==> flow/design.v (excerpt) <==
module project (input wrEnable, input [4:0] wrReg, input [4:0] rdReg1, input [4:0] rdReg2, input clk, input [3:0] opCode, input [4:0] shiftAmt, output signed [31:0] result, input selCh, input [31:0] selData);
For scale: ~1000 flip-flops, about 91 I/O pins.
clock: 5.17 ns
lec_check: 0
abc_area: 1
cap_margin: 20
core_margin: 2
core_utilization: 72
cts_cluster_size: 10
place_density: 0.39
setup_slack_margin: 0.68
slew_margin: 20
run.sh (not shown) runs the stock make flow with config.mk's settings and CLKGATE_MAP_FILE=.
The first run died in global routing.
Then changed:
Settings changed: ABC_AREA 1 to unset, CORE_UTILIZATION 72 to 40, CTS_CLUSTER_SIZE 10 to unset, PLACE_DENSITY 0.39 to unset, SETUP_SLACK_MARGIN 0.68 to unset.
Clock period 5.17 ns to 9.88 ns, I/O delays scaled along.
Effect:
- The changed run finished but fails on negative setup slack
- synthesized area decreases by 4.8%
- die area came out higher by 70%
- synthesized cell count falls by 47%
Then changed:
Settings changed: CORE_UTILIZATION 40 to 56, CTS_CLUSTER_SIZE set to 57, PLACE_DENSITY_LB_ADDON set to 0.01, SETUP_SLACK_MARGIN set to 1.62.
Clock period 9.88 ns to 5.49 ns, I/O delays scaled along.
=> The changed run completed and failed the layout checks on negative setup slack. Power rises by well over a third. Wire length rises by roughly a tenth. Register-to-register slack gets worse by 4800 ps. Combinational power rises to 2.7 times its value. Critical path depth rises by 8. Hold slack gets worse by 780 ps. Die area falls by a quarter to a third. Setup slack gets worse by 1500 ps. Final area rises by about a fifth. Global-route usage rises by 18 points. Utilization rises by 29 points.
Then changed:
Settings changed: CELL_PAD_IN_SITES_DETAIL_PLACEMENT set to 0, CELL_PAD_IN_SITES_GLOBAL_PLACEMENT set to 0, CORE_ASPECT_RATIO set to 0.99, CORE_UTILIZATION 56 to 72, CTS_CLUSTER_SIZE 57 to 35, HOLD_SLACK_MARGIN set to 0.28, MAX_ROUTING_LAYER set to met4, MIN_ROUTING_LAYER set to met1, PLACE_DENSITY set to 0.65, PLACE_DENSITY_LB_ADDON 0.01 to unset, SETUP_SLACK_MARGIN 1.62 to 0.91, SLEW_MARGIN 20 to 0, TNS_END_PERCENT set to 5.
Clock period 5.49 ns to 3.12 ns, I/O delays scaled along.
Result: The new run aborted during global routing. Area after synthesis is unchanged. Synthesized cell count does not change. Die area went down by about a fifth.

---

== job 8425 ==
The RTL this note starts from:
==> flow/design.v <==
module alu (input signed [31:0] in1, input signed [31:0] in2, input [3:0] opCode, input [4:0] shiftAmt, output signed [31:0] result);
	assign result = opCode == 0 ? in1 + in2 :
			opCode == 1 ? in1 - in2 :
			opCode == 2 ? in1 & in2 :
			opCode == 3 ? in1 | in2 :
			opCode == 4 ? in1 << shiftAmt :
			opCode == 5 ? in1 >> shiftAmt :
			opCode == 6 ? in1 >>> shiftAmt :
			opCode == 7 ? in1 > in2 ? 1 : 0 :
			opCode == 8 ? in1 < in2 ? 1 : 0 : 0;
endmodule
module mux (input selCh, input [31:0] inCh0, input [31:0] inCh1, output [31:0] selData);
	assign selData = selCh == 0 ? inCh0 :
			  selCh == 1 ? inCh1 : 0;
endmodule
module registerFile (input wrEnable, input [4:0] wrReg, input [31:0] wrData, input [4:0] rdReg1, output [31:0] rdData1, input [4:0] rdReg2, output [31:0] rdData2, input clk);
	reg [31:0] regFile [31:0];
	assign rdData1 = regFile[rdReg1];
	assign rdData2 = regFile[rdReg2];
	always @(posedge clk) begin if (wrEnable) begin regFile[wrReg] <= wrData; end end
endmodule
module project (input wrEnable, input [4:0] wrReg, input [4:0] rdReg1, input [4:0] rdReg2, input clk, input [3:0] opCode, input [4:0] shiftAmt, output signed [31:0] result, input selCh, input [31:0] selData);
	wire [31:0] selected;
	wire signed [31:0] rdData1;
	wire signed [31:0] rdData2;
	registerFile regFile1 (wrEnable, wrReg, selected, rdReg1, rdData1, rdReg2, rdData2, clk);
	alu alu1 (rdData1, rdData2, opCode, shiftAmt, result);
	mux m1 (selCh, selData, result, selected);
endmodule
Settings: LEC_CHECK=0, CAP_MARGIN=20, CELL_PAD_IN_SITES_DETAIL_PLACEMENT=0, CELL_PAD_IN_SITES_GLOBAL_PLACEMENT=0, CORE_ASPECT_RATIO=0.99, CORE_MARGIN=2, CORE_UTILIZATION=72, CTS_CLUSTER_SIZE=40, HOLD_SLACK_MARGIN=0.28, MAX_ROUTING_LAYER=met4, MIN_ROUTING_LAYER=met1, PLACE_DENSITY=0.65, SETUP_SLACK_MARGIN=0.91, SLEW_MARGIN=0, TNS_END_PERCENT=35; clock period 3.12 ns.
Job 8425 never completed, since it errored out during global routing.
#### Input delta (job 3672 over job 8425)
# job 8425
export LEC_CHECK = 0
export CAP_MARGIN = 20
export CELL_PAD_IN_SITES_DETAIL_PLACEMENT = 0
export CELL_PAD_IN_SITES_GLOBAL_PLACEMENT = 0
export CORE_ASPECT_RATIO = 0.99
export CORE_MARGIN = 2
export CORE_UTILIZATION = 72
export CTS_CLUSTER_SIZE = 40
export HOLD_SLACK_MARGIN = 0.28
export MAX_ROUTING_LAYER = met4
export MIN_ROUTING_LAYER = met1
export PLACE_DENSITY = 0.65
export SETUP_SLACK_MARGIN = 0.91
export SLEW_MARGIN = 0
export TNS_END_PERCENT = 35
create_clock -name core_clock -period 3.12 [get_ports {clk}]
# job 3672
export LEC_CHECK = 0
export CAP_MARGIN = 20
export CORE_MARGIN = 2
export CORE_UTILIZATION = 34
export SLEW_MARGIN = 20
create_clock -name core_clock -period 9.88 [get_ports {clk}]
### Flow results
- Job 3672 completed end to end with timing, DRC and antenna clean.
- The run showing the greater horizontal die dimension is job 3672.
- From job 8425 to job 3672 the numbers moved as follows: global placer's final weighted congestion went down by about 30%, worst-case setup slack after placement now sits higher, number of instances in the placed design went up by 298, die size now sits higher, total CTS buffers saw a decrease.
- Job 3672: post-CTS setup repair buffer count lower than job 8425
Relative to job 3672, the following input files were edited for job 9324:
# job 3672
export LEC_CHECK = 0
export CAP_MARGIN = 20
export CORE_MARGIN = 2
export CORE_UTILIZATION = 34
export SLEW_MARGIN = 20
create_clock -name core_clock -period 9.88 [get_ports {clk}]
# job 9324
export LEC_CHECK = 0
export CAP_MARGIN = 20
export CORE_MARGIN = 2
export CORE_UTILIZATION = 50
export CTS_CLUSTER_SIZE = 57
export SLEW_MARGIN = 20
create_clock -name core_clock -period 5.49 [get_ports {clk}]
[summary]
Every stage of job 9324 finished as expected; the final checks, on the other hand, flagged setup timing, which means the layout fails.
Total power ended up about 100% higher on job 9324 than on job 3672.
Taking job 3672 over job 9324, the fill cell total of the finished layout ratio works out to 2.0.
In job 9324, the final cell count came out 400 above the value in job 3672.
Of job 3672 and job 9324, job 3672 shows the lower total of plain and repair buffers excluding clock buffers, with job 9324 above it.
Diff job 3672 -> job 9324 | wire length | up by more than 10%
Hold slack delta (job 9324 − job 3672): unfavourable
Against job 3672, job 9324 comes in 506 higher on post-CTS resize count.
Setup slack for job 9324: 1.69 ns down relative to job 3672
Job 9324 against job 3672: part of the cycle the worst path needs moved up; core utilization of the finished layout moved up.
Relative to job 9324, the following input files were edited for job 8954:
# job 9324
export LEC_CHECK = 0
export CAP_MARGIN = 20
export CORE_MARGIN = 2
export CORE_UTILIZATION = 50
export CTS_CLUSTER_SIZE = 57
export SLEW_MARGIN = 20
create_clock -name core_clock -period 5.49 [get_ports {clk}]
# job 8954
export LEC_CHECK = 0
export CAP_MARGIN = 20
export CORE_MARGIN = 2
export CORE_UTILIZATION = 60
export SLEW_MARGIN = 20
create_clock -name core_clock -period 7.54 [get_ports {clk}]
## What came out
Layout checks on job 8954: not met. Flow itself completed; violations: setup timing. The global-route track usage on met3 number comes out lower for job 9324 vs job 8954. Compared with job 9324, job 8954 degrades first-iteration DRC count. Comparing area growth from synthesis to layout for job 8954 and job 9324, the bigger number came from job 9324. | die size | job 8954 vs job 9324 | better |. Looking at post-detailed-routing wire length, job 8954 sits 3.5% below job 9324. Delta (job 8954 minus job 9324): final design area excluding fillers lower; headroom to the max-slew limit higher.
Power figures rest on the tool's default switching activity, not on a simulated workload.
